==> config.mk <==
export PLATFORM = sky130hd
export DESIGN_NAME = CPU
export DESIGN_NICKNAME = CPU
export VERILOG_FILES = /design/flow/design.v
export SDC_FILE = /design/flow/constraint.sdc
export NUM_CORES = 4
export LEC_CHECK = 0
export CAP_MARGIN = 20
export CELL_PAD_IN_SITES_DETAIL_PLACEMENT = 0
export CELL_PAD_IN_SITES_GLOBAL_PLACEMENT = 0
export CORE_MARGIN = 2
export CORE_UTILIZATION = 61
export CTS_CLUSTER_SIZE = 25
export GPL_ROUTABILITY_DRIVEN = 0
export SLEW_MARGIN = 35
==> constraint.sdc <==
create_clock -name core_clock -period 6.03 [get_ports {clk}]
set_input_delay 1.2060 -clock core_clock [delete_from_list [all_inputs] [get_ports {clk}]]
set_output_delay 1.2060 -clock core_clock [all_outputs]
set_load 0.01 [all_outputs]
==> design.v <==
module ALU(A, B, op, zero, out);
	input signed[31:0] A, B;
	input[2:0] op;
	output zero;
	output[31:0] out;
	assign out = (op==3'b000) ? A + B:
			(op==3'b001) ? A - B:
			(op==3'b010) ? A & B:
			(op==3'b011) ? A | B:
			(op==3'b100) ? A ^ B:
			(op==3'b101) ? ((A < B)? 1 : 0) : 0;
	assign zero = ~|out;
endmodule
module adder32bit(A, B, out);
	input[31:0] A, B;
	output[31:0] out;
	assign out = A + B;
endmodule
module controller(op, func3, func7, regWrite, resultSrc, memWrite, jal, branch, jalr, ALUControl, ALUSrc, immSrc);
	input[6:0] op, func7;
	input[2:0] func3;
	output reg[2:0] ALUControl, immSrc;
	output reg[1:0] resultSrc;
	output reg memWrite, jal, branch, jalr, ALUSrc, regWrite;
	parameter[6:0] RTYPE = 7'b0110011, ITYPE = 7'b0010011, STYPE = 7'b0100011, JTYPE = 7'b1101111,
		 BTYPE = 7'b1100011, UTYPE = 7'b0110111, LWTYPE = 7'b0000011, JALRTYPE = 7'b1100111;
	parameter[9:0] ADD = 10'b0000000000, SUB = 10'b0100000000, AND = 10'b0000000111, OR = 10'b0000000110, SLT = 10'b0000000010;
	parameter[2:0] LW = 3'b010, ADDI = 3'b000, XORI = 3'b100, ORI = 3'b110, SLTI = 3'b010, JALR = 3'b000, 
			SW = 3'b010,
			BEQ = 3'b000, BNE = 3'b001, BLT = 3'b100, BGE = 3'b101; 
	always@(op, func3, func7)
	begin
		{regWrite, resultSrc, memWrite, jal, branch, jalr, ALUControl, ALUSrc, immSrc} = 14'b0;
		case(op)
			RTYPE:
			begin
				{regWrite, resultSrc, memWrite, jal, branch, jalr, ALUSrc} = 8'b1000_0000;
				case({func7, func3})
					ADD: ALUControl = 3'b000;
					SUB: ALUControl = 3'b001;
					AND: ALUControl = 3'b010;
					OR: ALUControl = 3'b011;
					SLT: ALUControl = 3'b101;
				endcase
			end
			ITYPE:
			begin
				{regWrite, resultSrc, memWrite, jal, branch, jalr, ALUSrc, immSrc} = 11'b1000_0001_000;
				case(func3)
					ADDI: ALUControl = 3'b000;
					XORI: ALUControl = 3'b100;
					ORI: ALUControl = 3'b011;
					SLTI: ALUControl = 3'b101;
				endcase
			end
			STYPE: {regWrite, memWrite, jal, branch, jalr, ALUControl, ALUSrc, immSrc} = 12'b0100_0000_1001;
			JTYPE: {regWrite, resultSrc, memWrite, jal, branch, jalr, immSrc} = 10'b1100_1000_10;
			BTYPE: 
			begin
				{regWrite, memWrite, jal, branch, jalr, ALUSrc, immSrc} = 9'b0001_0001_1;
				case(func3)
					BEQ:
					begin
						ALUControl <= 3'b001;
					end
					BNE:
					begin
						ALUControl <= 3'b001;
					end
					BLT:
					begin
						ALUControl <= 3'b101;
					end
					BGE:
					begin
						ALUControl <= 3'b101;
					end
				endcase
			end
			UTYPE: {regWrite, resultSrc, memWrite, jal, branch, jalr, immSrc} = 10'b1110_0001_00;
			LWTYPE: {regWrite, resultSrc, memWrite, jal, branch, jalr, ALUControl, ALUSrc, immSrc} = 14'b1010_0000_0010_00;
			JALRTYPE: {regWrite, resultSrc, memWrite, jal, branch, jalr, ALUControl, ALUSrc, immSrc} = 14'b1100_0010_0010_00;
		endcase
	end
endmodule
module decoder(jalr, jal, branch, zero, LSB, func3, PCSrc);
	input jalr, jal, branch, zero, LSB;
	input[2:0] func3;
	output reg[1:0] PCSrc;
	parameter[2:0] BEQ = 3'b000, BNE = 3'b001, BLT = 3'b100, BGE = 3'b101;
	always@(jalr, jal, branch, zero, LSB, func3)
	begin
		if(jal)
			PCSrc = 2'b01;
		else if(jalr)
			PCSrc = 2'b10;
		else if(branch)
		begin
			case(func3)
				BEQ: PCSrc = zero ? 2'b01 : 2'b00;
				BNE: PCSrc = zero ? 2'b00 : 2'b01;
				BLT: PCSrc = LSB ? 2'b01 : 2'b00;
				BGE: PCSrc = LSB ? 2'b00 : 2'b01;
				default: PCSrc = 2'b00;
			endcase
		end
		else
			PCSrc = 2'b00;
	end
endmodule
module FDReg(clk, en, clr, instRF, PCF, PCPlus4F, instRD, PCD, PCPlus4D);
	input clk, en, clr;
	input[31:0] instRF, PCF, PCPlus4F;
	output reg[31:0] instRD, PCD, PCPlus4D;
	always@(posedge clk)
	begin
		if(clr)
			{instRD, PCD, PCPlus4D} <= 96'b0;
		else if(~en) 
			{instRD, PCD, PCPlus4D} <= {instRF, PCF, PCPlus4F};
		else
			{instRD, PCD, PCPlus4D} <= {instRD, PCD, PCPlus4D};
	end
endmodule
module DEReg(clk, clr, regWriteD, resultSrcD, memWriteD, jalD, branchD, jalrD, ALUControlD, ALUSrcD,func3D ,RD1D, RD2D, PCD, RS1D, RS2D, RDD,
		immExtD, PCPlus4D, regWriteE, resultSrcE, memWriteE, jalE, branchE, jalrE, ALUControlE, ALUSrcE, func3E, RD1E, RD2E, PCE, RS1E,
		RS2E, RDE, immExtE, PCPlus4E);
	input clk, clr;
	input regWriteD;
	input[1:0] resultSrcD;
	input memWriteD, jalD, branchD, jalrD;
	input[2:0] ALUControlD;
	input ALUSrcD;
	input[2:0] func3D;
	input[31:0] RD1D, RD2D, PCD;
	input[4:0] RS1D, RS2D, RDD;
	input[31:0] immExtD, PCPlus4D;
	output reg regWriteE;
	output reg[1:0] resultSrcE;
	output reg memWriteE, jalE, branchE, jalrE;
	output reg[2:0] ALUControlE;
	output reg ALUSrcE;
	output reg[2:0] func3E;
	output reg[31:0] RD1E, RD2E, PCE;
	output reg[4:0] RS1E, RS2E, RDE;
	output reg[31:0] immExtE, PCPlus4E;
	always@(posedge clk)
	begin
		if(clr)
			{regWriteE, resultSrcE, memWriteE, jalE, branchE, jalrE, ALUControlE, ALUSrcE, func3E, RD1E, RD2E, PCE, RS1E, RS2E,
			RDE, immExtE, PCPlus4E} <= 0;
		else
			{regWriteE, resultSrcE, memWriteE, jalE, branchE, jalrE, ALUControlE, ALUSrcE, func3E, RD1E, RD2E, PCE, RS1E, RS2E, RDE,
			immExtE, PCPlus4E} <= {regWriteD, resultSrcD, memWriteD, jalD, branchD, jalrD, ALUControlD, ALUSrcD, func3D, RD1D, RD2D,
			PCD, RS1D, RS2D, RDD, immExtD, PCPlus4D};
	end
endmodule
module EMReg(clk, rst, regWriteE, resultSrcE, memWriteE, ALUResultE, writeDataE, RDE, immExtE, PCPlus4E, regWriteM, resultSrcM, memWriteM,
		ALUResultM, writeDataM, RDM, immExtM, PCPlus4M);
	input clk, rst;
	input regWriteE;
	input[1:0] resultSrcE;
	input memWriteE;
	input[31:0] ALUResultE, writeDataE;
	input[4:0] RDE;
	input[31:0] immExtE, PCPlus4E;
	output reg regWriteM;
	output reg[1:0] resultSrcM;
	output reg memWriteM;
	output reg[31:0] ALUResultM, writeDataM;
	output reg[4:0] RDM;
	output reg[31:0] immExtM, PCPlus4M;
	always@(posedge clk)
	begin
		if(rst)
			{regWriteM, resultSrcM, memWriteM} <= 0;
		else
		{regWriteM, resultSrcM, memWriteM, ALUResultM, writeDataM, RDM, immExtM, PCPlus4M} <= {regWriteE, resultSrcE, memWriteE,
		ALUResultE, writeDataE, RDE, immExtE, PCPlus4E};
	end
endmodule
module MWReg(clk, rst, regWriteM, resultSrcM, ALUResultM, readDataM, RDM, immExtM, PCPlus4M, regWriteW, resultSrcW, ALUResultW, readDataW, RDW,
		immExtW, PCPlus4W);
	input clk, rst;
	input regWriteM;
	input[1:0] resultSrcM;
	input[31:0] ALUResultM, readDataM;
	input[4:0] RDM;
	input[31:0] immExtM, PCPlus4M;
	output reg regWriteW;
	output reg[1:0] resultSrcW;
	output reg[31:0] ALUResultW, readDataW;
	output reg[4:0] RDW;
	output reg[31:0] immExtW, PCPlus4W;
	always@(posedge clk)
	begin
		if(rst)
			{regWriteW, resultSrcW} <= 0;
		else
		{regWriteW, resultSrcW, ALUResultW, readDataW, RDW, immExtW, PCPlus4W} <= {regWriteM, resultSrcM, ALUResultM, readDataM, RDM,
		immExtM, PCPlus4M};
	end
endmodule
module hazardUnit(RS1D, RS2D, RS1E, RS2E, RDE, PCSrcE, resultSrcE, RDM, regWriteM, RDW, regWriteW, resultSrcM, resultSrcW, stallF, stallD, flushD, flushE, forwardAE,
		forwardBE);
	input[4:0] RS1D, RS2D, RS1E, RS2E, RDE;
	input[1:0] PCSrcE, resultSrcE;
	input[4:0] RDM;
	input regWriteM;
	input[4:0] RDW;
	input regWriteW;
	input[1:0] resultSrcM, resultSrcW;
	output reg stallF, stallD, flushD, flushE;
	output reg[1:0] forwardAE, forwardBE;
	reg lwStall;
	always@(RS1D, RS2D, RS1E, RS2E, RDE, PCSrcE, resultSrcE, RDM, regWriteM, RDW, regWriteW, resultSrcM, resultSrcW)
	begin
		{stallF, stallD, flushD, flushE, forwardAE, forwardBE} = 0; 
		if(RS1E == RDM && resultSrcM==2'b11 && RS1E!=0)
			forwardAE = 2'b11;
		else if (((RS1E == RDM) && regWriteM) && RS1E!=0)
			forwardAE = 2'b10;
		else if ((RS1E == RDW && regWriteW && RS1E!=0) || (RS1E == RDW && resultSrcW==2'b11 && RS1E!=0))
			forwardAE = 2'b01;
		else
			forwardAE = 2'b00;
		if(RS2E == RDM && resultSrcM==2'b11 && RS2E!=0)
			forwardBE = 2'b11;
		else if (((RS2E == RDM) && regWriteM) && RS2E!=0)
			forwardBE = 2'b10;
		else if ((RS2E == RDW && regWriteW && RS2E!=0) || (RS2E == RDW && resultSrcW==2'b11 && RS2E!=0))
			forwardBE = 2'b01;
		else
			forwardBE = 2'b00;
		if(((RS1D == RDE) || (RS2D == RDE)) && (resultSrcE == 2'b01))
			lwStall = 1'b1;
		else
			lwStall = 1'b0;
		{stallF, stallD} = {lwStall, lwStall};
		if(PCSrcE != 2'b00)
			flushD = 1'b1;
		else
			flushD = 1'b0;
		if(PCSrcE != 2'b00 || lwStall == 1)
			flushE = 1'b1;
		else
			flushE = 1'b0;
	end
endmodule
module immExtend(in, immSrc, out);
	input[31:7] in;
	input[2:0] immSrc;
	output[31:0] out;
	assign out = (immSrc == 3'b000) ? {{20{in[31]}}, in[31:20]}:
		(immSrc == 3'b001) ? {{20{in[31]}}, in[31:25], in[11:7]}:
		(immSrc == 3'b010) ? {{12{in[31]}}, in[31], in[19:12], in[20], in[30:21], 1'b0}:
		(immSrc == 3'b011) ? {{19{in[31]}}, in[31], in[7], in[30:25], in[11:8], 1'b0}:
		(immSrc == 3'b100) ? {in[31:12], 12'b0}:
		32'b0;
endmodule
module mux2to1(i0, i1, sel, out);
	input[31:0] i0, i1;
	input sel;
	output[31:0] out;
	assign out = (sel==1'b0) ? i0:
			(sel==1'b1) ? i1 : 0;
endmodule
module mux3to1(i0, i1, i2, sel, out);
	input[31:0] i0, i1, i2;
	input[1:0] sel;
	output[31:0] out;
	assign out = (sel==2'b00) ? i0:
			(sel==2'b01) ? i1:
			(sel==2'b10) ? i2: 0;
endmodule
module mux4to1(i0, i1, i2, i3, sel, out);
	input[31:0] i0, i1, i2, i3;
	input[1:0] sel;
	output[31:0] out;
	assign out = (sel==2'b00) ? i0:
			(sel==2'b01) ? i1:
			(sel==2'b10) ? i2:
			(sel==2'b11) ? i3: 0;
endmodule
module reg32bit(in, clk, rst, en, out);
	input[31:0] in;
	input clk, rst, en;
	output reg[31:0] out;
	always@(posedge clk)
	begin
		if(rst)
			out <= 32'b0;
		else if(~en)
			out <= in;
		else
			out <= out;
	end
endmodule
module regFile(A1, A2, A3, WD, regWrite, clk, RD1, RD2);
	input[4:0] A1, A2, A3;
	input[31:0] WD;
	input regWrite, clk;
	output[31:0] RD1, RD2;
	reg[31:0] mem[0:31];
	assign RD1 = (A1 == 5'b0) ? 32'b0 : mem[A1];
	assign RD2 = (A2 == 5'b0) ? 32'b0 : mem[A2];
	always@(negedge clk) 
	begin
		if(regWrite && A3!=32'b0)
			mem[A3] <= WD;
		else
			mem[A3] <= mem[A3];
	end
endmodule
module dataPath(clk, rst, instRF, readDataM, PCFOut, ALUResultMOut, writeDataMOut, memWriteMOut, regWriteD, resultSrcD, memWriteD, jalD, branchD, jalrD, ALUControlD, ALUSrcD, immSrcD, stallF, stallD, flushD, 
		flushE, forwardAE, forwardBE, op, func3, func7, RS1DOut, RS2DOut, RS1EOut, RS2EOut, RDEOut, PCSrcEOut, resultSrcEOut,
		RDMOut, regWriteMOut, RDWOut, regWriteWOut, resultSrcMOut, resultSrcWOut);
	input clk, rst;
	input[31:0] instRF, readDataM;
	output[31:0] PCFOut, ALUResultMOut, writeDataMOut;
	output memWriteMOut;
	input regWriteD;
	input[1:0] resultSrcD;
	input memWriteD, jalD, branchD, jalrD;
	input[2:0] ALUControlD;
	input ALUSrcD;
	input[2:0] immSrcD;
	input stallF, stallD, flushD, flushE;
	input[1:0] forwardAE, forwardBE;
	output[6:0] op;
	output[2:0] func3;
	output[6:0] func7;
	output[4:0] RS1DOut, RS2DOut;
	output[4:0] RS1EOut, RS2EOut, RDEOut;
	output[1:0] PCSrcEOut, resultSrcEOut;
	output[4:0] RDMOut;
	output regWriteMOut;
	output[4:0] RDWOut;
	output regWriteWOut;
	output[1:0] resultSrcMOut, resultSrcWOut;
	wire[31:0] PCFNext, PCF, PCPlus4F;
	wire[31:0] instRD;
	wire[2:0] func3D; 
	wire[31:0] RD1D, RD2D, PCD;
	wire[4:0] RS1D, RS2D, RDD; 
	wire[31:0] immExtD, PCPlus4D;
	wire regWriteE;
	wire[1:0] resultSrcE;
	wire memWriteE, jalE, branchE, jalrE;
	wire[2:0] ALUControlE;
	wire ALUSrcE;
	wire[2:0] func3E;
	wire[31:0] RD1E, RD2E, PCE;
	wire[4:0] RS1E, RS2E, RDE;
	wire[31:0] immExtE, PCPlus4E;
	wire[31:0] srcAE, srcBE, writeDataE, ALUResultE, PCTargetE;
	wire zeroE;
	wire regWriteM;
	wire[1:0] resultSrcM;
	wire memWriteM;
	wire[31:0] ALUResultM, writeDataM;
	wire[4:0] RDM;
	wire[31:0] immExtM, PCPlus4M;
	wire regWriteW;
	wire[1:0] resultSrcW;
	wire[31:0] ALUResultW, readDataW;
	wire[4:0] RDW;
	wire[31:0] immExtW, PCPlus4W, resultW;
	wire[1:0] PCSrcE;
	mux3to1 PCMux(PCPlus4F, PCTargetE, ALUResultE, PCSrcE, PCFNext);
	reg32bit PCReg(PCFNext, clk, rst, stallF, PCF);
	adder32bit addWith4(PCF, 4, PCPlus4F);
	FDReg myFDReg(clk, stallD, flushD | rst, instRF, PCF, PCPlus4F, instRD, PCD, PCPlus4D);
	regFile myRegFile(instRD[19:15], instRD[24:20], RDW, resultW, regWriteW, clk, RD1D, RD2D);
	immExtend myImmExt(instRD[31:7], immSrcD, immExtD);
	DEReg myDEReg(clk, flushE | rst, regWriteD, resultSrcD, memWriteD, jalD, branchD, jalrD, ALUControlD, ALUSrcD, func3D, RD1D, RD2D, PCD, RS1D,
			RS2D, RDD, immExtD, PCPlus4D, regWriteE, resultSrcE, memWriteE, jalE, branchE, jalrE, ALUControlE, ALUSrcE, func3E,
			RD1E, RD2E, PCE, RS1E, RS2E, RDE, immExtE, PCPlus4E);
	mux4to1 forwardAMux(RD1E, resultW, ALUResultM, immExtM, forwardAE, srcAE);
	mux4to1 forwardBMux(RD2E, resultW, ALUResultM, immExtM,forwardBE, writeDataE);
	mux2to1 srcBEMux(writeDataE, immExtE, ALUSrcE, srcBE);
	adder32bit addWithImm(PCE, immExtE, PCTargetE);
	ALU myALU(srcAE, srcBE, ALUControlE, zeroE, ALUResultE);
	EMReg myEMReg(clk, rst, regWriteE, resultSrcE, memWriteE, ALUResultE, writeDataE, RDE, immExtE, PCPlus4E, regWriteM, resultSrcM, memWriteM,
		ALUResultM, writeDataM, RDM, immExtM, PCPlus4M);
	MWReg myMWReg(clk, rst, regWriteM, resultSrcM, ALUResultM, readDataM, RDM, immExtM, PCPlus4M, regWriteW, resultSrcW, ALUResultW, readDataW,
			RDW, immExtW, PCPlus4W);
	mux4to1 resultMux(ALUResultW, readDataW, PCPlus4W, immExtW, resultSrcW, resultW);
	decoder DCD(jalrE, jalE, branchE, zeroE, ALUResultE[0], func3E, PCSrcE);
	assign func3D = instRD[14:12];
	assign RS1D = instRD[19:15];
	assign RS2D = instRD[24:20];
	assign RDD = instRD[11:7];
	assign op = instRD[6:0];
	assign func3 = instRD[14:12];
	assign func7 = instRD[31:25];
	assign PCFOut = PCF;
	assign ALUResultMOut = ALUResultM;
	assign writeDataMOut = writeDataM;
	assign memWriteMOut = memWriteM;
	assign RS1DOut = RS1D;
	assign RS2DOut = RS2D;
	assign RS1EOut = RS1E;
	assign RS2EOut = RS2E;
	assign RDEOut = RDE;
	assign PCSrcEOut = PCSrcE;
	assign resultSrcEOut = resultSrcE;
	assign RDMOut = RDM;
	assign regWriteMOut = regWriteM;
	assign RDWOut = RDW;
	assign regWriteWOut = regWriteW;
	assign resultSrcMOut = resultSrcM;
	assign resultSrcWOut = resultSrcW;
endmodule
module CPU(clk, rst, imem_addr, imem_rdata, dmem_addr, dmem_wdata, dmem_we, dmem_rdata);
	input clk, rst;
	output[31:0] imem_addr;
	input[31:0] imem_rdata;
	output[31:0] dmem_addr, dmem_wdata;
	output dmem_we;
	input[31:0] dmem_rdata;
	wire[4:0] RS1D, RS2D, RS1E, RS2E, RDE;
	wire[1:0] PCSrcE, resultSrcE;
	wire[4:0] RDM;
	wire regWriteM;
	wire[4:0] RDW;
	wire regWriteW, stallF, stallD, flushD, flushE;
	wire[1:0] forwardAE, forwardBE;
	wire[1:0] resultSrcM, resultSrcW;
	wire[6:0] op;
	wire[2:0] func3;
	wire[6:0] func7;
	wire regWrite;
	wire[1:0] resultSrc;
	wire memWrite, jal, branch, jalr;
	wire[2:0] ALUControl;
	wire ALUSrc;
	wire[2:0] immSrc;
	hazardUnit HU(RS1D, RS2D, RS1E, RS2E, RDE, PCSrcE, resultSrcE, RDM, regWriteM, RDW, regWriteW, resultSrcM, resultSrcW, stallF,
			stallD, flushD, flushE, forwardAE, forwardBE);
	dataPath DP(clk, rst, imem_rdata, dmem_rdata, imem_addr, dmem_addr, dmem_wdata, dmem_we, regWrite, resultSrc, memWrite, jal, branch, jalr, ALUControl, ALUSrc, immSrc, stallF, stallD, flushD, 
		flushE, forwardAE, forwardBE, op, func3, func7, RS1D, RS2D, RS1E, RS2E, RDE, PCSrcE, resultSrcE,
		RDM, regWriteM, RDW, regWriteW, resultSrcM, resultSrcW);
	controller CU(op, func3, func7, regWrite, resultSrc, memWrite, jal, branch, jalr, ALUControl, ALUSrc, immSrc);
endmodule
==> run.sh <==
#!/bin/bash
# the make line also repeats each setting of config.mk as NAME=value (left out here)
make -C /OpenROAD-flow-scripts/flow DESIGN_CONFIG=/design/flow/config.mk WORK_HOME=/design/flow/orfs CLKGATE_MAP_FILE= finish
==> results of run 1 <==
[cell type report]
cell class | instances | area [um2]
clock buffers | 197 | 4420
clock inverters | 1133 | 5120
flip-flops and latches | 1610 | 45200
inverters | 152 | 578
repair buffers | 916 | 8770
diodes | 10 | 25.0
multi-input cells | 2887 | 31400
fillers | 7139 | 26100
well taps | 1637 | 2050
[metal layers]
metal / vias to the layer above / wire, um
met5: - / 59
met1: 28361 / 94700
met3: 787 / 38100
met4: 10 / 13500
met2: 4448 / 120000
li1: 23298 / -
[per-stage QoR]
| stage | worst slack (ns) | instances | hold slack (ns) | TNS (ns) | power [mW] |
|---|---|---|---|---|---|
| after floorplan | -0.557 | 5002 | 0.386 | -177.89 | 15.5 |
| final | -1.13 | 8542 | 0.379 | -302.88 | 30.5 |
| after global routing | -1.23 | 8534 | 0.404 | -334.57 | 31.5 |
| after detailed placement | -1.24 | 7090 | 0.389 | -341.15 | 17.3 |
| after global placement | -1.15 | 7090 | 0.387 | -310.56 | 17.3 |
| after CTS | -0.655 | 8513 | 0.392 | -172.01 | 30.3 |
[repair_timing]
item / in CTS / in global routing
endpoints found under the setup margin: 313 / 315
gates resized: 220 / 182
pin swaps: 56 / 44
cloned: 11 / 12
setup buffers: 85 / 25
endpoints found under the hold margin: 0 / 0
==> flow_summary.json, run 1 <==
{
  "vias": 56904,
  "critPathBufInv": 9,
  "logic_family": "multiplexers",
  "maxPowerGroup": "the clock network",
  "critPathMostFrequentCell": "buf_12",
  "antenna_found_initial": 13,
  "p_clk_share_pct": 45.3,
  "gr-total-overflow": 0,
  "path_delay_family": "AND-OR/OR-AND gates",
  "worst_r2r_endpoint": "DP.myDEReg.RD1E[25]",
  "cap_violations": 0,
  "grt_util_met3_pct": 14.6,
  "yosys_most_used_dff": "edfxtp_1",
  "powerClk_mw": 13.8,
  "r2r_cells": 33,
  "syn_area_per_cell_um2": 15.3,
  "die_h_um": 357,
  "power_frac_comb_pct": 13.0,
  "routedWlPerCell_um": 31.2,
  "worstPathArrival_ns": 7.87,
  "r2r-start": "DP.myMWReg.RDW[4]",
  "layout.nets": 6954,
  "leakagePower_nw": 38.2,
  "synth_cell_type_count": 92,
  "hpwl_um": 165000,
  "combinationalPower_mw": 3.98,
  "synth_top_cell_by_count": "edfxtp_1",
  "hold_class": "flop to flop",
  "min_to": "DP.myEMReg.PCPlus4M[12]",
  "cts_made_buffers": 166,
  "max_stage_delay_ns": 0.57,
  "top_cell_area_share_pct": 50.9,
  "cp-endpoint": "DP.myDEReg.RD1E[25]",
  "rows": 129,
  "synth_seq_share_pct": 59.4,
  "yosys_area_um2": 76000,
  "fin_skew_ns": 0.0595,
  "aoi_share_pct": 6.88,
  "ir_drop_mv": 0.338,
  "detail-route-antenna-nets": 0,
  "grt_max_degree": 162,
  "seqPwrFrac_pct": 41.6,
  "cts_sinks": 1610,
  "fmax_mhz": 140,
  "cts-root-buf": "clkbuf_16",
  "drcViolationCount": 0,
  "power.internal_mw": 21.3,
  "xor_share_pct": 1.20,
  "dr.pass1.iters": 13,
  "cp.required_ns": 6.74,
  "die_x_um": 357,
  "core_area_um2": 124000,
  "swShare_pct": 30.0,
  "criticalPathCategory": "flop to flop",
  "grt_pass1_wl_um": 376000,
  "grt_util_met2_pct": 60.5,
  "hold_viol": 0,
  "finalCritPeriodShare_pct": 119,
  "slew_viol_final": 0,
  "htreeDepth": 4,
  "cts_max_path_buffers": 3,
  "edf_count": 1290,
  "startpoint": "DP.myMWReg.RDW[4]",
  "top_cells_by_area": "edfxtp_1 51%, mux4_2 20%, dfxtp_1 8.4%",
  "period_needed_ns": 7.16,
  "async_flop_share_pct": 0,
  "cts_tree": "done",
  "seq_cell_power_mw": 12.7,
  "synthAdderAreaFrac_pct": 2.19,
  "end_kind": "flop",
  "dieArea_um2": 127000,
  "io_pins": 163,
  "postPlaceCellArea_um2": 85100,
  "switching_power_mw": 9.16,
  "portBuffers": 162,
  "routed_wl_um": 267000,
  "cp.depth": 33,
  "ys_ff": 1610,
  "viasPerCell": 6.66,
  "utilization_pct": 78.9,
  "slowest_stage": "or4_4",
  "reg2reg_slack_ns": -1.13,
  "ys_cells": 4971,
  "setup_slack_ns": -1.13,
  "synth_area_um2": 76000,
  "ys_sh_mux_pct": 21.1,
  "outcome": "failed layout checks",
  "synth_warnings": 9,
  "worstSetupStartpointType": "flop",
  "grt_pass1_vias": 57524,
  "warning_count": 1105,
  "drtIter0Drc": 8789,
  "fp_util_pct": 61.5,
  "cts-hold-fix-buffers": 0,
  "hold_depth": 0,
  "busiest_layer": "met2",
  "powerDensity_nw_per_um2": 313,
  "yosysTopAreaCell": "edfxtp_1",
  "synthCells": 4971,
  "finish.instance_area_um2": 97500,
  "clkTransAtPathRegs_ns": 0.06,
  "area_growth_pct": 28.2,
  "so_faults": "setup timing",
  "slew-limit-headroom_pct": 38.8,
  "rsz0062_at_grt": "yes",
  "grtUsageTotal_pct": 41.6,
  "clk_latency_ns": 0.83,
  "worstPathMaxFanout": 7,
  "simple_gate_share_pct": 6.71,
  "common_cells": "1290 x edfxtp_1, 673 x mux4_2, 349 x nand2_1",
  "tightest_slew_ns": 0.892,
  "met1_usage_pct": 56.2,
  "setup_viol": 313,
  "min_from": "DP.myDEReg.PCPlus4E[12]"
}
==> inputs of run 2 (changes only) <==
CELL_PAD_IN_SITES_DETAIL_PLACEMENT = not set   (was 0)
CELL_PAD_IN_SITES_GLOBAL_PLACEMENT = not set   (was 0)
CORE_UTILIZATION = 70   (was 61)
CTS_CLUSTER_SIZE = 59   (was 25)
GPL_ROUTABILITY_DRIVEN = not set   (was 0)
SLEW_MARGIN = 20   (was 35)
clock period = 6.34 ns   (was 6.03 ns; I/O delays follow)
==> flow_summary.json, run 2 <==
{
  "outcome": "did not finish",
  "stop_stage": "global routing",
  "stop_error": "[ERROR GRT-0116] Global routing finished with congestion. Check the congestion regions in the DRC Viewer.",
  "edf_count": 1290,
  "synth_warnings": 9,
  "logic_family": "multiplexers",
  "top_cells_by_area": "edfxtp_1 51%, mux4_2 20%, dfxtp_1 8.4%",
  "die_x_um": 334,
  "portBuffers": 162,
  "synthCells": 4971,
  "grtUsageTotal_pct": 70.3,
  "synth_area_um2": 76000,
  "dieArea_um2": 111000,
  "common_cells": "1290 x edfxtp_1, 673 x mux4_2, 349 x nand2_1",
  "yosysTopAreaCell": "edfxtp_1",
  "aoi_share_pct": 6.88,
  "simple_gate_share_pct": 6.71,
  "cts-root-buf": "clkbuf_16",
  "rows": 120,
  "syn_area_per_cell_um2": 15.3,
  "synthAdderAreaFrac_pct": 2.19,
  "yosys_most_used_dff": "edfxtp_1",
  "xor_share_pct": 1.20,
  "cts_made_buffers": 161,
  "cts_sinks": 1610,
  "ys_cells": 4971,
  "globalplace.congestion": 1.07,
  "die_h_um": 334,
  "yosys_area_um2": 76000,
  "ys_ff": 1610,
  "htreeDepth": 4,
  "top_cell_area_share_pct": 50.9,
  "io_pins": 163,
  "gr-total-overflow": 149,
  "hpwl_um": 174000,
  "synth_seq_share_pct": 59.4,
  "core_area_um2": 107000,
  "synth_cell_type_count": 92,
  "synth_top_cell_by_count": "edfxtp_1",
  "ys_sh_mux_pct": 21.1,
  "cts-hold-fix-buffers": 0,
  "fp_util_pct": 70.8,
  "async_flop_share_pct": 0,
  "cts_max_path_buffers": 3
}
## run 2: stage by stage
stage                     setup WS [ns]  setup TNS [ns]  instances  cell area (um2)  utilization, %
after CTS                         -1.10         -314.21       8225            95500            88.9
after detailed placement          -1.36         -366.75       6857            84400            78.6
after global placement            -1.07         -289.56       6857            84400            78.6
after floorplan                  -0.402          -73.76       5002            77000               -
## run 2: what timing repair did
| action | 4_1_cts |
|---|---|
| setup endpoints to repair | 322 |
| hold endpoints to repair | 0 |
| buffers inserted | 30 |
| gates cloned | 17 |
| pin swaps | 88 |
| gates resized | 240 |
## run 2: metal layers
metal	GRT usage, %	GRT overflow
met1	73.0	4
met2	88.8	70
met3	51.2	1
met4	65.9	74
met5	22.9	0
==> inputs of run 3 (changes only) <==
CELL_PAD_IN_SITES_DETAIL_PLACEMENT = 0   (was not set)
CELL_PAD_IN_SITES_GLOBAL_PLACEMENT = 0   (was not set)
CORE_UTILIZATION = 72   (was 70)
CTS_CLUSTER_DIAMETER = 342   (was not set)
CTS_CLUSTER_SIZE = 57   (was 59)
GPL_ROUTABILITY_DRIVEN = 1   (was not set)
MAX_ROUTING_LAYER = met4   (was not set)
PLACE_DENSITY_LB_ADDON = 0.0   (was not set)
SETUP_SLACK_MARGIN = 2.04   (was not set)
SLEW_MARGIN = 35   (was 20)
clock period = 7.15 ns   (was 6.34 ns; I/O delays follow)
==> flow_summary.json, run 3 <==
{
  "outcome": "did not finish",
  "stop_stage": "global routing",
  "stop_error": "[ERROR GRT-0116] Global routing finished with congestion. Check the congestion regions in the DRC Viewer.",
  "gr-total-overflow": 5,
  "yosysTopAreaCell": "edfxtp_1",
  "globalplace.congestion": 1.05,
  "synth_cell_type_count": 92,
  "yosys_most_used_dff": "edfxtp_1",
  "simple_gate_share_pct": 6.71,
  "synth_seq_share_pct": 59.4,
  "ys_sh_mux_pct": 21.1,
  "cts_max_path_buffers": 3,
  "yosys_area_um2": 76000,
  "postPlaceCellArea_um2": 83600,
  "cts_made_buffers": 34,
  "aoi_share_pct": 6.88,
  "ys_ff": 1610,
  "fp_util_pct": 72.4,
  "logic_family": "multiplexers",
  "top_cells_by_area": "edfxtp_1 51%, mux4_2 20%, dfxtp_1 8.4%",
  "hpwl_um": 184000,
  "synth_area_um2": 76000,
  "common_cells": "1290 x edfxtp_1, 673 x mux4_2, 349 x nand2_1",
  "grtUsageTotal_pct": 66.1,
  "cts-hold-fix-buffers": 0,
  "dp_cells": 6748,
  "xor_share_pct": 1.20,
  "place_ws_ns": -0.781,
  "top_cell_area_share_pct": 50.9,
  "synth_warnings": 9,
  "edf_count": 1290,
  "rows": 119,
  "dieArea_um2": 108000,
  "die_x_um": 329,
  "syn_area_per_cell_um2": 15.3,
  "cts-root-buf": "clkbuf_16",
  "io_pins": 163,
  "synthAdderAreaFrac_pct": 2.19,
  "htreeDepth": 2,
  "synthCells": 4971,
  "portBuffers": 162,
  "ys_cells": 4971,
  "die_h_um": 329,
  "core_area_um2": 105000,
  "async_flop_share_pct": 0,
  "cts_sinks": 1610,
  "synth_top_cell_by_count": "edfxtp_1"
}
run 3: what timing repair did:
action                                   CTS
pin swaps                                 43
endpoints found under the setup margin  2357
buffers inserted                          36
gates resized                            183
endpoints found under the hold margin      0
cloned                                     5
run 3: per-layer routing:
metal | global-route usage (%) | GRT overflow
met5 | - | -
met4 | 57.9 | 3
met3 | 40.5 | 0
met2 | 85.3 | 2
met1 | 70.2 | 0
==> inputs of run 4 (changes only) <==
ABC_AREA = 1   (was not set)
CELL_PAD_IN_SITES_DETAIL_PLACEMENT = 2   (was 0)
CELL_PAD_IN_SITES_GLOBAL_PLACEMENT = not set   (was 0)
CORE_ASPECT_RATIO = 1.37   (was not set)
CORE_UTILIZATION = 64   (was 72)
CTS_CLUSTER_DIAMETER = 176   (was 342)
CTS_CLUSTER_SIZE = 19   (was 57)
GPL_ROUTABILITY_DRIVEN = not set   (was 1)
MIN_ROUTING_LAYER = met1   (was not set)
PLACE_DENSITY_LB_ADDON = 0.18   (was 0.0)
SETUP_SLACK_MARGIN = -0.38   (was 2.04)
SLEW_MARGIN = 20   (was 35)
clock period = 10.6 ns   (was 7.15 ns; I/O delays follow)
==> flow_summary.json, run 4 <==
{
  "common_cells": "1515 x nand2_1, 1318 x o21ai_0, 1290 x edfxtp_1",
  "ys_ff": 1610,
  "ys_cells": 8979,
  "rows": 152,
  "simple_gate_share_pct": 16.1,
  "globalplace.congestion": 1.02,
  "dieArea_um2": 129000,
  "xor_share_pct": 0.715,
  "io_pins": 163,
  "synth_area_um2": 80900,
  "top_cell_area_share_pct": 47.9,
  "top_cells_by_area": "edfxtp_1 48%, o21ai_0 8.2%, dfxtp_1 7.9%",
  "synth_seq_share_pct": 55.8,
  "die_x_um": 308,
  "synth_top_cell_by_count": "nand2_1",
  "aoi_share_pct": 17.8,
  "yosys_most_used_dff": "edfxtp_1",
  "logic_family": "AND-OR/OR-AND gates",
  "die_h_um": 420,
  "synth_cell_type_count": 59,
  "outcome": "did not finish",
  "core_area_um2": 125000,
  "yosysTopAreaCell": "edfxtp_1",
  "ys_sh_mux_pct": 0,
  "synthAdderAreaFrac_pct": 2.05,
  "async_flop_share_pct": 0,
  "stop_error": "[ERROR DPL-0033] detailed placement checks failed during check placement.",
  "edf_count": 1290,
  "syn_area_per_cell_um2": 9.01,
  "synth_warnings": 9,
  "portBuffers": 162,
  "synthCells": 8979,
  "stop_stage": "detailed placement",
  "fp_util_pct": 64.5,
  "yosys_area_um2": 80900
}
## run 4: through the flow
step	hold slack [ns]	setup WS (ns)	cell area, um2
global placement	0.387	1.85	83900
floorplan	0.386	-0.304	81000
==> inputs of run 5 (changes only) <==
CELL_PAD_IN_SITES_DETAIL_PLACEMENT = not set   (was 2)
CORE_ASPECT_RATIO = not set   (was 1.37)
CORE_UTILIZATION = 72   (was 64)
CTS_CLUSTER_DIAMETER = not set   (was 176)
CTS_CLUSTER_SIZE = not set   (was 19)
MAX_ROUTING_LAYER = not set   (was met4)
MIN_ROUTING_LAYER = not set   (was met1)
PLACE_DENSITY = 0.78   (was not set)
PLACE_DENSITY_LB_ADDON = not set   (was 0.18)
SETUP_SLACK_MARGIN = not set   (was -0.38)
clock period = 6.8 ns   (was 10.6 ns; I/O delays follow)
==> flow_summary.json, run 5 <==
{
  "ys_sh_mux_pct": 0,
  "top_cell_area_share_pct": 47.9,
  "rows": 122,
  "cts-root-buf": "clkbuf_16",
  "xor_share_pct": 0.715,
  "postPlaceCellArea_um2": 85100,
  "synth_seq_share_pct": 55.8,
  "dp_cells": 10374,
  "simple_gate_share_pct": 16.1,
  "core_area_um2": 111000,
  "yosys_most_used_dff": "edfxtp_1",
  "synth_top_cell_by_count": "nand2_1",
  "top_cells_by_area": "edfxtp_1 48%, o21ai_0 8.2%, dfxtp_1 7.9%",
  "synthAdderAreaFrac_pct": 2.05,
  "yosysTopAreaCell": "edfxtp_1",
  "fp_util_pct": 72.9,
  "die_h_um": 339,
  "cts_made_buffers": 163,
  "ys_cells": 8979,
  "dieArea_um2": 115000,
  "aoi_share_pct": 17.8,
  "syn_area_per_cell_um2": 9.01,
  "synthCells": 8979,
  "synth_area_um2": 80900,
  "io_pins": 163,
  "hpwl_um": 199000,
  "synth_cell_type_count": 59,
  "ys_ff": 1610,
  "stop_stage": "global routing",
  "stop_error": "[ERROR GRT-0232] Routing congestion too high. Check the congestion heatmap in the GUI.",
  "portBuffers": 162,
  "outcome": "did not finish",
  "synth_warnings": 9,
  "common_cells": "1515 x nand2_1, 1318 x o21ai_0, 1290 x edfxtp_1",
  "cts-hold-fix-buffers": 0,
  "yosys_area_um2": 80900,
  "htreeDepth": 4,
  "logic_family": "AND-OR/OR-AND gates",
  "async_flop_share_pct": 0,
  "grtUsageTotal_pct": 77.9,
  "cts_sinks": 1610,
  "gr-total-overflow": 177,
  "die_x_um": 339,
  "cts_max_path_buffers": 3,
  "edf_count": 1290,
  "globalplace.congestion": 1.14
}
## run 5: per-stage QoR
step	setup TNS [ns]	utilization (%)	setup slack, ns
after floorplan	-12.71	-	-0.199
after global placement	-2.47	76.7	-0.0472
after detailed placement	-0.0122	76.7	-0.0122
after CTS	0	85.0	0.0247
## run 5: timing repair
action / in CTS
cloned: 0
setup buffers: 0
endpoints found under the setup margin: 201
hold endpoints to repair: 0
resized: 19
## run 5: per-layer routing
layer  track usage (%)  overflow
met5              40.3         0
met4              75.4        69
met3              65.3         5
met2              91.3       101
met1              79.1         2
==> inputs of run 6 (changes only) <==
ABC_AREA = not set   (was 1)
CAP_MARGIN = 5   (was 20)
CORE_UTILIZATION = 70   (was 72)
CTS_CLUSTER_SIZE = 36   (was not set)
PLACE_DENSITY = not set   (was 0.78)
SETUP_SLACK_MARGIN = -0.45   (was not set)
clock period = 6.5 ns   (was 6.8 ns; I/O delays follow)
==> flow_summary.json, run 6 <==
{
  "outcome": "did not finish",
  "stop_stage": "global routing",
  "stop_error": "[ERROR GRT-0116] Global routing finished with congestion. Check the congestion regions in the DRC Viewer.",
  "yosysTopAreaCell": "edfxtp_1",
  "ys_ff": 1610,
  "hpwl_um": 167000,
  "synthCells": 4971,
  "syn_area_per_cell_um2": 15.3,
  "synth_warnings": 9,
  "logic_family": "multiplexers",
  "cts-root-buf": "clkbuf_16",
  "htreeDepth": 4,
  "globalplace.congestion": 1.07,
  "common_cells": "1290 x edfxtp_1, 673 x mux4_2, 349 x nand2_1",
  "grtUsageTotal_pct": 64.2,
  "cts_made_buffers": 164,
  "yosys_most_used_dff": "edfxtp_1",
  "aoi_share_pct": 6.88,
  "synth_area_um2": 76000,
  "die_x_um": 334,
  "core_area_um2": 107000,
  "yosys_area_um2": 76000,
  "die_h_um": 334,
  "portBuffers": 162,
  "edf_count": 1290,
  "synthAdderAreaFrac_pct": 2.19,
  "io_pins": 163,
  "xor_share_pct": 1.20,
  "synth_cell_type_count": 92,
  "top_cells_by_area": "edfxtp_1 51%, mux4_2 20%, dfxtp_1 8.4%",
  "fp_util_pct": 70.8,
  "dieArea_um2": 111000,
  "cts_sinks": 1610,
  "synth_seq_share_pct": 59.4,
  "top_cell_area_share_pct": 50.9,
  "rows": 120,
  "simple_gate_share_pct": 6.71,
  "gr-total-overflow": 94,
  "ys_cells": 4971,
  "ys_sh_mux_pct": 21.1,
  "cts_max_path_buffers": 3,
  "synth_top_cell_by_count": "edfxtp_1",
  "postPlaceCellArea_um2": 83900,
  "async_flop_share_pct": 0,
  "dp_cells": 6833
}
==> run 6: metrics by stage <==
step                utilization, %  setup WS (ns)  total power, mW  hold WS (ns)
floorplan                        -         -0.417             14.4         0.386
global placement              78.1         -0.885             16.0         0.386
detailed placement            78.1          -1.11             16.1         0.389
CTS                           88.1         -0.879             29.0         0.396
==> run 6: timing repair <==
item	in CTS
setup buffers	32
cloned	7
setup endpoints to repair	313
hold buffers	0
pin swaps	72
resized	204
==> run 6: routing by layer <==
metal  GRT usage (%)  overflow
met4            55.0        44
met1            69.6         4
met3            42.6         1
met5            11.6         1
met2            84.7        44
==> inputs of run 7 (changes only) <==
CAP_MARGIN = 20   (was 5)
CTS_CLUSTER_SIZE = 35   (was 36)
SETUP_SLACK_MARGIN = not set   (was -0.45)
clock period = 7.44 ns   (was 6.5 ns; I/O delays follow)
==> flow_summary.json, run 7 <==
{
  "edf_count": 1290,
  "gr-total-overflow": 5,
  "top_cells_by_area": "edfxtp_1 51%, mux4_2 20%, dfxtp_1 8.4%",
  "common_cells": "1290 x edfxtp_1, 673 x mux4_2, 349 x nand2_1",
  "ys_ff": 1610,
  "die_x_um": 334,
  "outcome": "did not finish",
  "xor_share_pct": 1.20,
  "portBuffers": 162,
  "yosysTopAreaCell": "edfxtp_1",
  "yosys_area_um2": 76000,
  "cts_max_path_buffers": 3,
  "async_flop_share_pct": 0,
  "rows": 120,
  "cts_made_buffers": 164,
  "simple_gate_share_pct": 6.71,
  "synth_seq_share_pct": 59.4,
  "ys_sh_mux_pct": 21.1,
  "synth_area_um2": 76000,
  "synth_warnings": 9,
  "cts_sinks": 1610,
  "cts-root-buf": "clkbuf_16",
  "cts-hold-fix-buffers": 0,
  "ys_cells": 4971,
  "aoi_share_pct": 6.88,
  "yosys_most_used_dff": "edfxtp_1",
  "core_area_um2": 107000,
  "syn_area_per_cell_um2": 15.3,
  "grtUsageTotal_pct": 62.7,
  "synth_top_cell_by_count": "edfxtp_1",
  "globalplace.congestion": 1.07,
  "die_h_um": 334,
  "hpwl_um": 164000,
  "synth_cell_type_count": 92,
  "stop_stage": "global routing",
  "htreeDepth": 4,
  "logic_family": "multiplexers",
  "stop_error": "[ERROR GRT-0232] Routing congestion too high. Check the congestion heatmap in the GUI.",
  "dieArea_um2": 111000,
  "synthCells": 4971,
  "synthAdderAreaFrac_pct": 2.19,
  "io_pins": 163,
  "top_cell_area_share_pct": 50.9,
  "fp_util_pct": 70.8
}
==> run 7: stage by stage <==
stage	cells	utilization (%)	instance area (um2)	setup WS, ns
after floorplan	5002	-	76200	0.113
after global placement	6679	76.8	82400	-0.0501
after CTS	7997	85.7	92000	0.00120
after detailed placement	6679	76.8	82400	-0.0745
==> run 7: repair_timing <==
item	4_1_cts
pin swaps	4
endpoints found under the setup margin	313
resized	39
buffers inserted	2
==> run 7: metal layers <==
metal,GRT overflow,GRT usage [%]
met5,0,12.3
met2,2,83.2
met4,3,55.5
met1,0,67.1
met3,0,40.7
==> inputs of run 8 (changes only) <==
ABC_AREA = 1   (was not set)
CORE_UTILIZATION = 72   (was 70)
CTS_CLUSTER_DIAMETER = 103   (was not set)
CTS_CLUSTER_SIZE = not set   (was 35)
PLACE_DENSITY = 0.78   (was not set)
TNS_END_PERCENT = 10   (was not set)
clock period = 5.93 ns   (was 7.44 ns; I/O delays follow)
==> flow_summary.json, run 8 <==
{
  "dieArea_um2": 115000,
  "ys_cells": 8979,
  "ys_sh_mux_pct": 0,
  "outcome": "did not finish",
  "portBuffers": 162,
  "xor_share_pct": 0.715,
  "synth_warnings": 9,
  "cts_sinks": 1610,
  "yosys_most_used_dff": "edfxtp_1",
  "die_x_um": 339,
  "logic_family": "AND-OR/OR-AND gates",
  "synthAdderAreaFrac_pct": 2.05,
  "globalplace.congestion": 1.13,
  "synth_top_cell_by_count": "nand2_1",
  "gr-total-overflow": 1072,
  "synth_area_um2": 80900,
  "stop_error": "[ERROR GRT-0116] Global routing finished with congestion. Check the congestion regions in the DRC Viewer.",
  "synth_seq_share_pct": 55.8,
  "syn_area_per_cell_um2": 9.01,
  "htreeDepth": 4,
  "fp_util_pct": 72.9,
  "simple_gate_share_pct": 16.1,
  "common_cells": "1515 x nand2_1, 1318 x o21ai_0, 1290 x edfxtp_1",
  "async_flop_share_pct": 0,
  "cts_max_path_buffers": 3,
  "top_cells_by_area": "edfxtp_1 48%, o21ai_0 8.2%, dfxtp_1 7.9%",
  "cts_made_buffers": 162,
  "yosys_area_um2": 80900,
  "rows": 122,
  "top_cell_area_share_pct": 47.9,
  "cts-root-buf": "clkbuf_16",
  "hpwl_um": 208000,
  "synth_cell_type_count": 59,
  "die_h_um": 339,
  "ys_ff": 1610,
  "core_area_um2": 111000,
  "synthCells": 8979,
  "cts-hold-fix-buffers": 0,
  "edf_count": 1290,
  "io_pins": 163,
  "aoi_share_pct": 17.8,
  "grtUsageTotal_pct": 89.6,
  "stop_stage": "global routing",
  "yosysTopAreaCell": "edfxtp_1"
}
## run 8: per-stage QoR
| stage | worst slack [ns] | instance area (um2) | util, % | cells |
|---|---|---|---|---|
| 2_1_floorplan | -0.634 | 81000 | - | 9010 |
| 3_3_place_gp | -0.954 | 88900 | 80.1 | 10819 |
| 3_5_place_dp | -0.964 | 88900 | 80.1 | 10819 |
| 4_1_cts | -0.294 | 101000 | 90.7 | 12245 |
## run 8: timing repair
action                                 in CTS
endpoints found under the hold margin       0
pin swaps                                  60
setup endpoints to repair                 327
buffers inserted                          103
resized                                   398
cloned                                      2
## run 8: metal layers
| layer | GRT overflow | GRT usage, % |
|---|---|---|
| met3 | 94 | 81.7 |
| met5 | 18 | 65.8 |
| met1 | 86 | 88.8 |
| met4 | 359 | 90.1 |
| met2 | 515 | 98.9 |
==> inputs of run 9 (changes only) <==
ABC_AREA = not set   (was 1)
CAP_MARGIN = 5   (was 20)
CORE_UTILIZATION = 68   (was 72)
CTS_CLUSTER_DIAMETER = not set   (was 103)
CTS_CLUSTER_SIZE = 58   (was not set)
HOLD_SLACK_MARGIN = 0.28   (was not set)
PLACE_DENSITY = not set   (was 0.78)
SETUP_SLACK_MARGIN = -0.37   (was not set)
TNS_END_PERCENT = not set   (was 10)
clock period = 5.42 ns   (was 5.93 ns; I/O delays follow)
==> flow_summary.json, run 9 <==
{
  "outcome": "did not finish",
  "stop_stage": "global routing",
  "stop_error": "[ERROR GRT-0116] Global routing finished with congestion. Check the congestion regions in the DRC Viewer.",
  "top_cells_by_area": "edfxtp_1 51%, mux4_2 20%, dfxtp_1 8.4%",
  "yosysTopAreaCell": "edfxtp_1",
  "synth_area_um2": 76000,
  "logic_family": "multiplexers",
  "cts_max_path_buffers": 3,
  "aoi_share_pct": 6.88,
  "top_cell_area_share_pct": 50.9,
  "xor_share_pct": 1.20,
  "portBuffers": 162,
  "yosys_most_used_dff": "edfxtp_1",
  "edf_count": 1290,
  "htreeDepth": 4,
  "ys_cells": 4971,
  "fp_util_pct": 68.6,
  "synthAdderAreaFrac_pct": 2.19,
  "ys_ff": 1610,
  "synth_warnings": 9,
  "ys_sh_mux_pct": 21.1,
  "grtUsageTotal_pct": 67.4,
  "io_pins": 163,
  "synth_seq_share_pct": 59.4,
  "die_x_um": 338,
  "globalplace.congestion": 1.04,
  "synth_cell_type_count": 92,
  "core_area_um2": 111000,
  "die_h_um": 338,
  "synthCells": 4971,
  "cts_made_buffers": 164,
  "cts_sinks": 1610,
  "synth_top_cell_by_count": "edfxtp_1",
  "simple_gate_share_pct": 6.71,
  "rows": 122,
  "yosys_area_um2": 76000,
  "hpwl_um": 181000,
  "gr-total-overflow": 134,
  "async_flop_share_pct": 0,
  "dieArea_um2": 115000,
  "cts-root-buf": "clkbuf_16",
  "syn_area_per_cell_um2": 15.3,
  "common_cells": "1290 x edfxtp_1, 673 x mux4_2, 349 x nand2_1"
}
==> run 9: routing by layer <==
metal  GRT usage [%]  GRT overflow
met1            71.0             2
met2            86.4            58
met3            46.3             2
met4            63.6            72
met5            17.8             0
==> run 9: what timing repair did <==
action                                  4_1_cts
pin swaps                                    38
hold buffers                                  0
resized                                     290
endpoints found under the setup margin      337
setup buffers                                61
hold endpoints to repair                      0
gates cloned                                 22
==> run 9: stage by stage <==
step	util, %	area (um2)	power [mW]	setup slack (ns)	std cells
floorplan	-	77000	17.3	-1.10	5002
global placement	77.5	85900	19.4	-2.56	7075
detailed placement	77.5	85900	19.5	-2.60	7076
CTS	88.1	97600	35.3	-1.77	8484
==> inputs of run 10 (changes only) <==
CAP_MARGIN = 20   (was 5)
CORE_UTILIZATION = 70   (was 68)
CTS_CLUSTER_DIAMETER = 372   (was not set)
PLACE_DENSITY_LB_ADDON = 0.0   (was not set)
SETUP_SLACK_MARGIN = 1.55   (was -0.37)
SLEW_MARGIN = 40   (was 20)
TNS_END_PERCENT = 5   (was not set)
==> flow_summary.json, run 10 <==
{
  "outcome": "did not finish",
  "stop_stage": "global routing",
  "stop_error": "[ERROR GRT-0232] Routing congestion too high. Check the congestion heatmap in the GUI.",
  "cts-hold-fix-buffers": 0,
  "logic_family": "multiplexers",
  "synth_cell_type_count": 92,
  "top_cell_area_share_pct": 50.9,
  "gr-total-overflow": 15,
  "yosys_most_used_dff": "edfxtp_1",
  "htreeDepth": 1,
  "syn_area_per_cell_um2": 15.3,
  "die_x_um": 334,
  "cts_made_buffers": 31,
  "synth_seq_share_pct": 59.4,
  "rows": 120,
  "dieArea_um2": 111000,
  "globalplace.congestion": 1.03,
  "cts_sinks": 1610,
  "fp_util_pct": 70.8,
  "common_cells": "1290 x edfxtp_1, 673 x mux4_2, 349 x nand2_1",
  "synthCells": 4971,
  "async_flop_share_pct": 0,
  "yosys_area_um2": 76000,
  "ys_ff": 1610,
  "xor_share_pct": 1.20,
  "grtUsageTotal_pct": 69.0,
  "hpwl_um": 184000,
  "yosysTopAreaCell": "edfxtp_1",
  "synth_top_cell_by_count": "edfxtp_1",
  "synth_warnings": 9,
  "portBuffers": 162,
  "top_cells_by_area": "edfxtp_1 51%, mux4_2 20%, dfxtp_1 8.4%",
  "place_ws_ns": -2.48,
  "ys_sh_mux_pct": 21.1,
  "cts_max_path_buffers": 3,
  "synthAdderAreaFrac_pct": 2.19,
  "cts-root-buf": "clkbuf_16",
  "synth_area_um2": 76000,
  "simple_gate_share_pct": 6.71,
  "core_area_um2": 107000,
  "io_pins": 163,
  "edf_count": 1290,
  "die_h_um": 334,
  "aoi_share_pct": 6.88,
  "ys_cells": 4971
}
## run 10: what timing repair did
item | CTS
buffers inserted | 75
endpoints found under the setup margin | 2361
cloned | 6
pin swaps | 60
resized | 256
## run 10: layer usage
layer / GRT overflow / global-route usage, %
met4: 10 / 62.1
met3: 2 / 50.9
met2: 3 / 87.4
met1: 0 / 71.7
met5: 0 / 27.4
## run 10: per-stage QoR
step                TNS, ns  cells  instance area (um2)  hold WS (ns)
floorplan           -619.59   5002                76600         0.386
global placement    -614.40   6942                85100         0.387
detailed placement  -687.16   6942                85100         0.391
CTS                 -559.55   8094                91700         0.437
==> inputs of run 11 (changes only) <==
CORE_UTILIZATION = 40   (was 70)
CTS_CLUSTER_DIAMETER = not set   (was 372)
CTS_CLUSTER_SIZE = not set   (was 58)
HOLD_SLACK_MARGIN = not set   (was 0.28)
PLACE_DENSITY_LB_ADDON = not set   (was 0.0)
SETUP_SLACK_MARGIN = not set   (was 1.55)
SLEW_MARGIN = 20   (was 40)
TNS_END_PERCENT = not set   (was 5)
clock period = 10.0 ns   (was 5.42 ns; I/O delays follow)
==> flow_summary.json, run 11 <==
{
  "outcome": "complete, no violations",
  "dieArea_um2": 194000,
  "period_needed_ns": 9.50,
  "hold_viol": 0,
  "fin_skew_ns": 0.107,
  "min_from": "DP.myDEReg.PCPlus4E[11]",
  "synth_cell_type_count": 92,
  "slew-limit-headroom_pct": 18.2,
  "grt_max_degree": 161,
  "powerDensity_nw_per_um2": 194,
  "slowest_stage": "a2111oi_4",
  "viasPerCell": 5.89,
  "ys_ff": 1610,
  "detail-route-antenna-nets": 0,
  "core_area_um2": 190000,
  "top_cells_by_area": "edfxtp_1 51%, mux4_2 20%, dfxtp_1 8.4%",
  "edf_count": 1290,
  "cts_max_path_buffers": 3,
  "die_h_um": 440,
  "yosys_most_used_dff": "edfxtp_1",
  "portBuffers": 162,
  "post_cts_buffers": 0,
  "cts_tree": "done",
  "dr.pass1.iters": 9,
  "p_clk_share_pct": 46.8,
  "globalplace.congestion": 0.980,
  "maxPowerGroup": "the clock network",
  "yosys_area_um2": 76000,
  "cp.required_ns": 10.68,
  "place_ws_ns": 0.700,
  "startpoint": "DP.myEMReg.RDM[0]",
  "cts_sinks": 1610,
  "cp.depth": 27,
  "area_growth_pct": 19.4,
  "ys_cells": 4971,
  "seqPwrFrac_pct": 43.6,
  "cts-root-buf": "clkbuf_16",
  "vias": 51866,
  "worstSetupStartpointType": "flop",
  "yosysTopAreaCell": "edfxtp_1",
  "ir_drop_mv": 0.150,
  "synth_warnings": 9,
  "postPlaceCellArea_um2": 81000,
  "swShare_pct": 29.4,
  "top_cell_area_share_pct": 50.9,
  "antenna_found_initial": 6,
  "synth_area_um2": 76000,
  "grt_pass1_wl_um": 364000,
  "fp_util_pct": 40.1,
  "rows": 160,
  "finish.instance_area_um2": 90800,
  "power_frac_comb_pct": 9.6,
  "warning_count": 1098,
  "layout.nets": 6341,
  "synth_top_cell_by_count": "edfxtp_1",
  "hold_class": "flop to flop",
  "routedWlPerCell_um": 29.1,
  "grtUsageTotal_pct": 26.3,
  "synthAdderAreaFrac_pct": 2.19,
  "setup_total_negative_slack_ns": 0,
  "hold_depth": 0,
  "drcViolationCount": 0,
  "die_x_um": 440,
  "clk_latency_ns": 0.88,
  "routed_wl_um": 256000,
  "min_to": "DP.myEMReg.PCPlus4M[11]",
  "criticalPathCategory": "flop to flop",
  "leakagePower_nw": 34.5,
  "aoi_share_pct": 6.88,
  "end_kind": "flop",
  "synthCells": 4971,
  "async_flop_share_pct": 0,
  "max_stage_delay_ns": 0.70,
  "cap_violations": 0,
  "powerClk_mw": 8.25,
  "switching_power_mw": 5.19,
  "ys_sh_mux_pct": 21.1,
  "io_pins": 163,
  "logic_family": "multiplexers",
  "synth_seq_share_pct": 59.4,
  "dp_cells": 7455,
  "drtIter0Drc": 6013,
  "grt_pass1_vias": 53638,
  "combinationalPower_mw": 1.70,
  "fmax_mhz": 105,
  "seq_cell_power_mw": 7.69,
  "setup_slack_ns": 0.500,
  "worst_r2r_endpoint": "DP.myDEReg.immExtE[27]",
  "xor_share_pct": 1.20,
  "simple_gate_share_pct": 6.71,
  "final_cells": 8799,
  "worstPathArrival_ns": 10.18,
  "rsz0062_at_grt": "no",
  "htreeDepth": 4,
  "slew_viol_final": 0,
  "worstPathMaxFanout": 32,
  "cp-endpoint": "DP.myDEReg.immExtE[27]",
  "setup_viol": 0,
  "reg2reg_slack_ns": 0.50,
  "gr-total-overflow": 0,
  "path_delay_family": "AND-OR/OR-AND gates",
  "clkTransAtPathRegs_ns": 0.06,
  "cts_made_buffers": 175,
  "common_cells": "1290 x edfxtp_1, 673 x mux4_2, 349 x nand2_1",
  "hpwl_um": 164000,
  "finalCritPeriodShare_pct": 95.0,
  "r2r_cells": 27,
  "power.internal_mw": 12.5,
  "tightest_slew_ns": 1.22,
  "r2r-start": "DP.myEMReg.RDM[0]",
  "critPathBufInv": 4,
  "syn_area_per_cell_um2": 15.3
}
==> run 11: repair_timing <==
action,in CTS,in global routing
resized,0,1
hold buffers,0,0
endpoints found under the setup margin,0,14
==> run 11: cell type report <==
cell class,instances,area (um2)
fill,16526,98800
sequential,1610,45200
multi-input combinational,2887,29400
clock inverter,1144,5210
clock buffer,198,4570
tap,2511,3140
timing repair buffer,294,2750
inverter,152,578
antenna,3,7.51
==> run 11: routing by layer <==
layer	vias up	wire (um)	track usage, %
li1	22021	-	-
met1	26767	100000	34.0
met2	2628	124000	42.0
met3	450	21100	5.64
met4	0	11300	13.0
met5	-	0	0
==> run 11: through the flow <==
stage | utilization [%] | total power, mW | hold slack (ns)
final | 47.9 | 17.6 | 0.404
after detailed placement | 42.7 | 10.1 | 0.389
after CTS | 47.9 | 17.8 | 0.403
after floorplan | - | 9.34 | 0.386
after global routing | 47.9 | 18.5 | 0.408
after global placement | 42.7 | 10.1 | 0.387
==> inputs of run 12 (changes only) <==
SETUP_SLACK_MARGIN = 2.54   (was not set)
clock period = 9.75 ns   (was 10.0 ns; I/O delays follow)
==> flow_summary.json, run 12 <==
{
  "postPlaceCellArea_um2": 81300,
  "reg2reg_slack_ns": 2.24,
  "cp-endpoint": "DP.myDEReg.immExtE[15]",
  "finish.instance_area_um2": 97100,
  "synthAdderAreaFrac_pct": 2.19,
  "cts_max_path_buffers": 3,
  "cts_tree": "done",
  "worstPathArrival_ns": 8.23,
  "synth_warnings": 9,
  "drtIter0Drc": 7146,
  "worstPathMaxFanout": 7,
  "maxPowerGroup": "the clock network",
  "slew-limit-headroom_pct": 20.0,
  "viasPerCell": 6.06,
  "area_growth_pct": 27.8,
  "routed_wl_um": 290000,
  "core_area_um2": 190000,
  "r2r-start": "DP.myEMReg.RDM[4]",
  "xor_share_pct": 1.20,
  "hold_depth": 0,
  "antenna_found_initial": 12,
  "critPathMostFrequentCell": "buf_4",
  "top_cell_area_share_pct": 50.9,
  "io_pins": 163,
  "grtUsageTotal_pct": 28.9,
  "p_clk_share_pct": 45.9,
  "ys_sh_mux_pct": 21.1,
  "ys_cells": 4971,
  "die_h_um": 440,
  "swShare_pct": 29.7,
  "r2r_cells": 28,
  "portBuffers": 162,
  "path_delay_family": "simple AND/OR/NAND/NOR gates",
  "worstSetupStartpointType": "flop",
  "end_kind": "flop",
  "cp.depth": 28,
  "slew_viol_final": 0,
  "edf_count": 1290,
  "ys_ff": 1610,
  "gr-total-overflow": 0,
  "min_to": "DP.myEMReg.PCPlus4M[15]",
  "slowest_stage": "and3_1",
  "grt_pass1_vias": 55634,
  "clk_latency_ns": 0.85,
  "power_frac_comb_pct": 11.4,
  "hold_class": "flop to flop",
  "yosys_area_um2": 76000,
  "worst_r2r_endpoint": "DP.myDEReg.immExtE[15]",
  "detail-route-antenna-nets": 0,
  "max_stage_delay_ns": 0.60,
  "fmax_mhz": 133,
  "finalCritPeriodShare_pct": 77.1,
  "grt_max_degree": 143,
  "hpwl_um": 168000,
  "seq_cell_power_mw": 7.94,
  "tightest_slew_ns": 1.20,
  "startpoint": "DP.myEMReg.RDM[4]",
  "routedWlPerCell_um": 31.9,
  "aoi_share_pct": 6.88,
  "htreeDepth": 4,
  "synth_area_um2": 76000,
  "setup_viol": 0,
  "cts_made_buffers": 175,
  "yosysTopAreaCell": "edfxtp_1",
  "drcViolationCount": 0,
  "leakagePower_nw": 37.0,
  "dr.pass1.iters": 9,
  "grt_pass1_wl_um": 395000,
  "simple_gate_share_pct": 6.71,
  "hold_viol": 0,
  "clkTransAtPathRegs_ns": 0.06,
  "cts_sinks": 1610,
  "period_needed_ns": 7.51,
  "fp_util_pct": 40.1,
  "rows": 160,
  "logic_family": "multiplexers",
  "powerClk_mw": 8.55,
  "synth_cell_type_count": 92,
  "common_cells": "1290 x edfxtp_1, 673 x mux4_2, 349 x nand2_1",
  "power.internal_mw": 13.1,
  "synthCells": 4971,
  "cts-root-buf": "clkbuf_16",
  "vias": 55147,
  "setup_total_negative_slack_ns": 0,
  "combinationalPower_mw": 2.11,
  "warning_count": 1106,
  "cp.required_ns": 10.47,
  "yosys_most_used_dff": "edfxtp_1",
  "seqPwrFrac_pct": 42.7,
  "criticalPathCategory": "flop to flop",
  "utilization_pct": 51.2,
  "powerDensity_nw_per_um2": 192,
  "critPathBufInv": 9,
  "cap_violations": 0,
  "async_flop_share_pct": 0,
  "synth_top_cell_by_count": "edfxtp_1",
  "switching_power_mw": 5.54,
  "ir_drop_mv": 0.175,
  "synth_seq_share_pct": 59.4,
  "rsz0062_at_grt": "yes",
  "globalplace.congestion": 0.954,
  "die_x_um": 440,
  "fin_skew_ns": 0.0728,
  "min_from": "DP.myDEReg.PCPlus4E[15]",
  "dieArea_um2": 194000,
  "top_cells_by_area": "edfxtp_1 51%, mux4_2 20%, dfxtp_1 8.4%",
  "syn_area_per_cell_um2": 15.3,
  "outcome": "complete, no violations",
  "layout.nets": 6643
}
[run 12: area by class of cell]
type                       count  area, um2
fill                       15835      92400
tap                         2511       3140
multi-input combinational   2910      31900
sequential                  1610      45200
inverter                     152        589
clock inverter              1139       5050
clock buffer                 206       4720
antenna                        4       10.0
timing repair buffer         573       6540
[run 12: what timing repair did]
item	in CTS	in global routing
setup buffers	170	64
hold buffers	0	0
gates resized	368	284
pin swaps	174	95
gates cloned	49	12
endpoints found under the setup margin	1748	748
[run 12: through the flow]
step / power [mW] / setup slack, ns / hold WS, ns / std cells
5_1_grt: 19.4 / 2.07 / 0.409 / 9103
2_1_floorplan: 9.59 / 2.12 / 0.386 / 5002
4_1_cts: 18.5 / 2.22 / 0.402 / 9025
3_5_place_dp: 10.4 / 0.748 / 0.389 / 7462
3_3_place_gp: 10.3 / 0.897 / 0.387 / 7460
6_report: 18.6 / 2.24 / 0.401 / 9105
[run 12: layer usage]
metal	global-route usage, %	routed length (um)	share of wire [%]	up-vias
li1	-	-	-	22768
met1	37.4	109000	38	28255
met2	44.8	135000	47	3452
met3	7.39	28400	9.8	672
met4	15.5	17500	6.0	0
met5	0	0	0	-
No activity file was given, so power comes from the tool's default toggle rates.
